run 1:
==> flow/design.v (excerpt) <==
module rotational_cordic (
  output logic data_out_rot,
  output logic [15:0] xprime,
  output logic [15:0] yprime,
  input logic [15:0] x,
  input logic [15:0] y,
  input logic [15:0] theta,
  input logic clk, reset, start
);
Settings: LEC_CHECK=0, ABC_AREA=1, CAP_MARGIN=40, CELL_PAD_IN_SITES_GLOBAL_PLACEMENT=1, CORE_ASPECT_RATIO=1.48, CORE_MARGIN=2, CORE_UTILIZATION=38, CTS_CLUSTER_DIAMETER=27, CTS_CLUSTER_SIZE=49, GPL_ROUTABILITY_DRIVEN=0, HOLD_SLACK_MARGIN=0.13, MIN_ROUTING_LAYER=met1, PLACE_DENSITY_LB_ADDON=0.07, SETUP_SLACK_MARGIN=0.24, SLEW_MARGIN=25, TNS_END_PERCENT=80; clock period 13.0 ns.
run.sh (not shown) runs the stock make flow with config.mk's settings and CLKGATE_MAP_FILE=.
## Diff of input files: run 2 against run 1
==> flow/config.mk <==
export PLATFORM = sky130hd
export DESIGN_NAME = rotational_cordic
export DESIGN_NICKNAME = rotational_cordic
export VERILOG_FILES = /design/flow/design.v
export SDC_FILE = /design/flow/constraint.sdc
export NUM_CORES = 4
export LEC_CHECK = 0
export CAP_MARGIN = 20
export CORE_MARGIN = 2
export CORE_UTILIZATION = 40
export GPL_ROUTABILITY_DRIVEN = 0
export GPL_TIMING_DRIVEN = 0
export HOLD_SLACK_MARGIN = 0.29
export PLACE_DENSITY = 0.78
export SETUP_SLACK_MARGIN = 4.03
export SLEW_MARGIN = 40
export TNS_END_PERCENT = 50
==> flow/constraint.sdc <==
create_clock -name core_clock -period 14.5 [get_ports {clk}]
set_input_delay 2.9000 -clock core_clock [delete_from_list [all_inputs] [get_ports {clk}]]
set_output_delay 2.9000 -clock core_clock [all_outputs]
set_load 0.01 [all_outputs]
Run 2 completed; timing, DRC and antenna clean
Run 2 vs. run 1: post-synth area from yosys stat went down by about 2.8%.
Compared to run 1, the routing of run 2 uses less wire.
In run 2 relative to run 1, clock buffer count in the final layout had gone down by more than half.
Compared with run 1, run 2 shows final critical-path share of the clock period lower by 5.5 points.
--- input diff run 2..run 3 ---
--- a/flow/config.mk
+++ b/flow/config.mk
@@ -9,7 +9,9 @@
-export CORE_MARGIN = 2
-export CORE_UTILIZATION = 40
-export GPL_ROUTABILITY_DRIVEN = 0
-export GPL_TIMING_DRIVEN = 0
-export HOLD_SLACK_MARGIN = 0.29
-export PLACE_DENSITY = 0.78
-export SETUP_SLACK_MARGIN = 4.03
+export CELL_PAD_IN_SITES_GLOBAL_PLACEMENT = 1
+export CORE_MARGIN = 4
+export CORE_UTILIZATION = 32
+export CTS_CLUSTER_DIAMETER = 378
+export GPL_ROUTABILITY_DRIVEN = 1
+export GPL_TIMING_DRIVEN = 1
+export MIN_ROUTING_LAYER = met2
+export PLACE_DENSITY = 0.42
+export SETUP_SLACK_MARGIN = 1.36
@@ -17 +19 @@
-export TNS_END_PERCENT = 50
+export TNS_END_PERCENT = 70
Findings:
Run 3 against run 2: share of final layout cell area taken by clock buffers and inverters grew by 0.69 points; post-CTS setup buffer count lost 61%; antenna diode count higher.
Taking run 2 as the reference, in run 3 chip height moved up; number of signal-net buffers in the layout saw a decrease; worst setup slack after layout has decreased.
Side by side, area of the die turned out higher in run 3 than in run 2.
Between run 3 and run 2, the area of all placed cells without fillers figures differ only marginally.
Run 3 ends up with a routed wire length that is about 26% higher than in run 2.
diff inputs: run 3 => run 4
==> flow/config.mk <==
export PLATFORM = sky130hd
export DESIGN_NAME = rotational_cordic
export DESIGN_NICKNAME = rotational_cordic
export VERILOG_FILES = /design/flow/design.v
export SDC_FILE = /design/flow/constraint.sdc
export NUM_CORES = 4
export LEC_CHECK = 0
export ABC_AREA = 1
export CAP_MARGIN = 20
export CORE_MARGIN = 2
export CORE_UTILIZATION = 72
export CTS_CLUSTER_DIAMETER = 209
export SETUP_SLACK_MARGIN = 1.84
export SLEW_MARGIN = 20
==> flow/constraint.sdc <==
create_clock -name core_clock -period 7.06 [get_ports {clk}]
set_input_delay 1.4120 -clock core_clock [delete_from_list [all_inputs] [get_ports {clk}]]
set_output_delay 1.4120 -clock core_clock [all_outputs]
set_load 0.01 [all_outputs]
Of run 3 and run 4, only run 3 finishes the flow clean. Run 4: complete, dirty (negative setup slack). Taking run 3 as the reference, in run 4 global-route usage went up; transition time of the tightest slew-check pin increased 0.13 ns; clock latency on the worst-skew pair now smaller; mux cell area share after synthesis down 1.1 points. Compared with run 3, run 4 has less setup slack.
Input-level comparison between run 5 and run 4:
--- a/flow/config.mk
+++ b/flow/config.mk
@@ -8 +7,0 @@
-export ABC_AREA = 1
@@ -11,3 +10,2 @@
-export CORE_UTILIZATION = 72
-export CTS_CLUSTER_DIAMETER = 209
-export SETUP_SLACK_MARGIN = 1.84
+export CORE_UTILIZATION = 68
+export CTS_CLUSTER_SIZE = 96
@@ -14,0 +13 @@
+export TNS_END_PERCENT = 35
==> flow/constraint.sdc <==
create_clock -name core_clock -period 4.34 [get_ports {clk}]
set_input_delay 0.8680 -clock core_clock [delete_from_list [all_inputs] [get_ports {clk}]]
set_output_delay 0.8680 -clock core_clock [all_outputs]
set_load 0.01 [all_outputs]
### Flow results
Status run 5: flow complete, layout not clean - negative setup slack
Compared run 5 vs run 4, and accumulated negative setup slack is down in run 5.
Termination of the worst setup path = yprime[7]: run 4; termination of the worst setup path = xprime[15]: run 5
From run 4 to run 5 the numbers moved as follows: final cell count now smaller, number of buffers inserted during clock tree synthesis now smaller, global-route usage now smaller, area growth from synthesis to final layout now smaller, sequential share of cell area now larger.


Starting RTL as in the previous note.
Settings: LEC_CHECK=0, CAP_MARGIN=20, CORE_MARGIN=2, CORE_UTILIZATION=40, SLEW_MARGIN=20; clock period 13.0 ns.
Change:
--- a/flow/config.mk
+++ b/flow/config.mk
@@ -8,4 +8,4 @@
 export CAP_MARGIN = 20
 export CORE_MARGIN = 2
-export CORE_UTILIZATION = 40
+export CORE_UTILIZATION = 68
 export SLEW_MARGIN = 20
==> flow/constraint.sdc (replaced) <==
create_clock -name core_clock -period 7.77 [get_ports {clk}]
set_input_delay 1.5540 -clock core_clock [delete_from_list [all_inputs] [get_ports {clk}]]
set_output_delay 1.5540 -clock core_clock [all_outputs]
set_load 0.01 [all_outputs]
Now the flow finished but fails on negative setup slack.
Setup slack got worse by 3.6 ns.
Wire length climbs by 3.0%.
Non-clock buffer count climbs by 479.
First-iteration DRC count climbs by 34%.
Sequential share of layout area drops by 1.1 points.
Design area climbs by 4.3%.
Synthesized area is unchanged.
Via count climbs by 6.5%.
Utilization climbs by 35 points.
Worst hold slack is about the same.
Change:
--- a/flow/config.mk
+++ b/flow/config.mk
@@ -9,3 +9,6 @@
 export CORE_MARGIN = 2
 export CORE_UTILIZATION = 68
+export CTS_CLUSTER_SIZE = 96
+export SETUP_SLACK_MARGIN = 2.23
 export SLEW_MARGIN = 20
+export TNS_END_PERCENT = 15
Result: The changed run completed and failed the layout checks on negative setup slack; synthesized cell count does not change; global-route usage fell by 0.53 points; worst hold slack is worse by 0.0040 ns; synthesized area stays the same; final cell count shrinks by 0.48%; maximum frequency decreases by 0.39%; first-iteration DRC count came out higher by 8.9%; non-clock buffer count decreases by 41; utilization is lower by 0.63 points.


Setup of job 289:
rotational_cordic again, from the RTL that the note above started with.
clock: 14.5 ns
lec_check: 0
cap_margin: 20
core_margin: 4
core_utilization: 40
gpl_routability_driven: 1
gpl_timing_driven: 0
hold_slack_margin: 0.29
place_density: 0.78
setup_slack_margin: 4.03
slew_margin: 40
tns_end_percent: 70
> inputs changed (job 289 -> job 4888)
Settings: CTS_CLUSTER_DIAMETER now 36, previously not set; CORE_UTILIZATION now 72, was 40; TNS_END_PERCENT no longer set, was 70; PLACE_DENSITY_LB_ADDON now 0.28, previously not set; GPL_ROUTABILITY_DRIVEN no longer set, was 1; CORE_MARGIN now 2, was 4; HOLD_SLACK_MARGIN no longer set, was 0.29; GPL_TIMING_DRIVEN no longer set, was 0; CTS_CLUSTER_SIZE now 19, previously not set; SETUP_SLACK_MARGIN now -0.96, was 4.03; SLEW_MARGIN now 20, was 40; PLACE_DENSITY no longer set, was 0.78; the clock period (ns, I/O delays scaled along) now 11.1, was 14.5.
Results
Launch point of the worst path: r_x[15][16] -> job 289, r_y[15][16] -> job 4888. Job 4888 ran in full, but the layout does not pass; the checks complain about setup timing. [compare] base=job 289 new=job 4888: via count normalized by instance count moved up, area of the synthesized netlist per yosys stat comparable, number of buffers inserted to repair setup after CTS went down by 100. Compared with job 289, job 4888 shows a higher total wire length after detailed routing.
What job 3311 does differently from job 4888 at the input level:
Settings: HOLD_SLACK_MARGIN newly set to -0.07; ABC_AREA newly set to 1; CTS_CLUSTER_SIZE changed from 19 to 22; CAP_MARGIN changed from 20 to 15; CORE_ASPECT_RATIO newly set to 0.52; PLACE_DENSITY_LB_ADDON removed (was 0.28); CTS_CLUSTER_DIAMETER changed from 36 to 209; SETUP_SLACK_MARGIN changed from -0.96 to 1.84; the clock period (ns, I/O delays scaled along) changed from 11.1 to 7.06.
## What came out
The final report for job 3311 shows a completed flow and a layout that fails verification, specifically setup timing.
Job 4888 ran in full, but the layout does not pass; the checks complain about setup timing.
Tally of clock buffers in the finished layout for job 3311: 75 down relative to job 4888
Delta (job 3311 minus job 4888): first-pass GRT wire length up 25%, total of plain and repair buffers excluding clock buffers up 225, post-route core utilization up 1.4 points.
Routability congestion estimate from global placement (job 4888 / job 3311): 0.922
Note that the number of multi-input combinational cells recorded for job 3311 amounts to 1.17 times the value seen in job 4888.
A layer carrying the most global-route usage of met1 is what job 3311 shows, while met2 belongs to job 4888.
Job 3311 vs job 4888 — largest fanout of any net on the critical path rose 2.
Inputs modified between job 3311 and job 8776:
Settings: swapping 72 for 71 in CORE_UTILIZATION; swapping 15 for 20 in CAP_MARGIN; putting PLACE_DENSITY_LB_ADDON at 0.28 where nothing was set; swapping 22 for 19 in CTS_CLUSTER_SIZE; clearing CORE_ASPECT_RATIO, which used to be 0.52; swapping 1.84 for -0.96 in SETUP_SLACK_MARGIN; swapping 209 for 36 in CTS_CLUSTER_DIAMETER; clearing HOLD_SLACK_MARGIN, which used to be -0.07; clearing ABC_AREA, which used to be 1; swapping 7.06 for 11.2 in the clock period (ns, I/O delays scaled along).
## What came out
- Final period utilization is lower on job 8776
- Comparing job 8776 and job 3311, the higher row count was measured on job 8776.
- Job 8776: complete, dirty (setup timing)
- End of the critical path = yprime[13]: job 3311; end of the critical path = xprime[7]: job 8776
- Worst-case hold slack improves in job 8776 relative to job 3311.
- In job 8776, the proportion of cell area occupied by multi-input gates came out 0.28 points below the value in job 3311.
- Job 8776 against job 3311: layout filler cell count went up by about 2%, number of buffers created by CTS picked up an extra 68, routed wire length went down.
- Summary of the comparison: setup slack is higher in job 8776, relative to job 3311.
- Of job 8776 and job 3311, it is job 8776 that has the lower total cell area reported by yosys after synthesis.
- Looking at peak-usage layer in the global routing report, the met2 result is from job 8776; the met1 one comes from job 3311.
What job 5154 does differently from job 8776 at the input level:
Settings: a change of SETUP_SLACK_MARGIN from -0.96 to 2.61; a deleted CTS_CLUSTER_SIZE that had been 19; a deleted CTS_CLUSTER_DIAMETER that had been 36; a change of CORE_UTILIZATION from 71 to 40; a deleted PLACE_DENSITY_LB_ADDON that had been 0.28; a change of the clock period (ns, I/O delays scaled along) from 11.2 to 12.7.
- Job 5154 finished all stages; the layout is clean.
- Job 8776 reports its critical path launch point as r_theta[15][15] while job 5154 reports r_y[15][16].
- Delta (job 5154 minus job 8776): post-route core utilization fell by 37 points, combined area of all synthesized cells stayed essentially flat, wire length on met3 fell by about 56%, horizontal die size rose by 100 um.
- Comparing job 8776 and job 5154, the higher die area is on job 5154.
- Re number of cells traversed by the worst register-to-register path: no difference whatsoever between job 5154 and job 8776.
